// PE
module PE (
    input              clk,
    input              CIM_en,
    input              STDW,  
    input              STDR,  
    input        [5:0] STD_A,  
    input        [3:0] weight_in,  
    input      [255:0] act_in,  
    output reg   [3:0] weight_out,  
    output reg  [13:0] PSUM  
);
reg  [255:0] weight;  
integer i;
always @(posedge clk) begin
    for (i = 0; i < 64; i = i+1) begin
        if (STDW && STD_A == i) begin  
            weight[4*i+3 -: 4] <= weight_in;
        end
    end
end
always@(*) begin
    weight_out = 4'b0;
    PSUM = 14'b0;
    if (STDW) begin  
    end
    else if (STDR) begin  
        weight_out = weight[4*STD_A+3 -: 4];
    end
    else begin  
        if (CIM_en) begin
            for (i = 0; i < 64; i = i+1) begin
                PSUM = PSUM + weight[4*i+3 -: 4] * act_in[4*i+3 -: 4];  
            end
        end
    end
end
endmodule
For scale: about 4400 cells after synthesis, ~260 flip-flops, about 290 I/O pins.
clock: 20.0 ns
lec_check: 0
cap_margin: 20
core_margin: 2
core_utilization: 40
cts_cluster_diameter: 100
cts_cluster_size: 15
place_density_lb_addon: 0.09
slew_margin: 20
tns_end_percent: 15
run.sh (not shown) runs the stock make flow with config.mk's settings and CLKGATE_MAP_FILE=.
Then changed:
Settings changed: CELL_PAD_IN_SITES_DETAIL_PLACEMENT from default to 2, CORE_MARGIN 2 to 3, CTS_CLUSTER_DIAMETER 100 to default, CTS_CLUSTER_SIZE 15 to 30, GPL_ROUTABILITY_DRIVEN from default to 1, HOLD_SLACK_MARGIN from default to 0.12, MAX_ROUTING_LAYER from default to met4, PLACE_DENSITY_LB_ADDON 0.09 to 0.21, SETUP_SLACK_MARGIN from default to 0.66, SLEW_MARGIN 20 to 40, TNS_END_PERCENT 15 to default.
Utilization goes up by 0.87 points.
Die size is higher slightly.
Setup slack got worse by 340 ps.
Hold slack is better by 7.3 ps.
First-iteration DRC count rises by a quarter to a third.
Fmax falls slightly.
Via count goes up by roughly a tenth.
Synthesized cell count is unchanged.
Non-clock buffer count is unchanged.


run 1:
PE again, from the RTL that the note above started with.
make LEC_CHECK=0 ABC_AREA=1 CAP_MARGIN=40 CELL_PAD_IN_SITES_GLOBAL_PLACEMENT=2 CORE_ASPECT_RATIO=1.8 CORE_MARGIN=2 CORE_UTILIZATION=18 CTS_CLUSTER_DIAMETER=303 GPL_TIMING_DRIVEN=0 HOLD_SLACK_MARGIN=0.07 SLEW_MARGIN=15 TNS_END_PERCENT=5 finish   # period 23.1 ns
Looking at the reports, run 1 completed the entire flow and the layout it produced met the timing, DRC and antenna checks.
What run 2 does differently from run 1 at the input level:
- CORE_UTILIZATION now 40, was 18
- CORE_ASPECT_RATIO no longer set, was 1.8
- CTS_CLUSTER_DIAMETER no longer set, was 303
- CELL_PAD_IN_SITES_GLOBAL_PLACEMENT no longer set, was 2
- ABC_AREA no longer set, was 1
- GPL_TIMING_DRIVEN no longer set, was 0
- CAP_MARGIN now 20, was 40
- SLEW_MARGIN now 20, was 15
- HOLD_SLACK_MARGIN no longer set, was 0.07
- TNS_END_PERCENT no longer set, was 5
- the clock period (ns, I/O delays scaled along) now 18.6, was 23.1
Findings:
[run 2] critical path depth fell about 16% relative to run 1. In run 2 the final-layout clock-cell area share turned out 0.65 points higher than in run 1. Going from run 1 to run 2, the count of clock-buffer cells in the layout was found to have gone up by 39%. Compare run 1 and run 2 | CTS H-tree depth higher: run 2. Yosys stat chip area in run 2 is 3.2% lower than in run 1.
The inputs of run 3 differ from those of run 2 as listed below.
- CORE_UTILIZATION changed from 40 to 45
- the clock period (ns, I/O delays scaled along) changed from 18.6 to 11.7
### Flow results
| run 3 | all stages done | FAIL | negative setup slack |
Looking at source of the critical timing path, the act_in[30] result is from run 3; the act_in[117] one comes from run 2.
Starting density of the core, run 3 and run 2: lower on run 2
Against run 2, run 3 reports a sequential share of cell area that is lower.
Run 3 and run 2 ended up with nearly the same number of buffers inserted for hold repair after clock tree synthesis.
The lower final wirelength came out of run 2.
[inputs] run 4 vs run 3
- CORE_UTILIZATION now 72, was 45
- MAX_ROUTING_LAYER now met4, previously not set
- the clock period (ns, I/O delays scaled along) now 12.2, was 11.7
Notes after the runs:
- Although run 4 finished all stages, its layout failed final checks on negative setup slack.
- From run 3 to run 4 the numbers moved as follows: logic area went up, post-route worst hold slack now smaller.
- From run 3 to run 4 the numbers moved as follows: setup TNS now sits higher, sequential share of layout area now sits higher, cell count now sits lower.
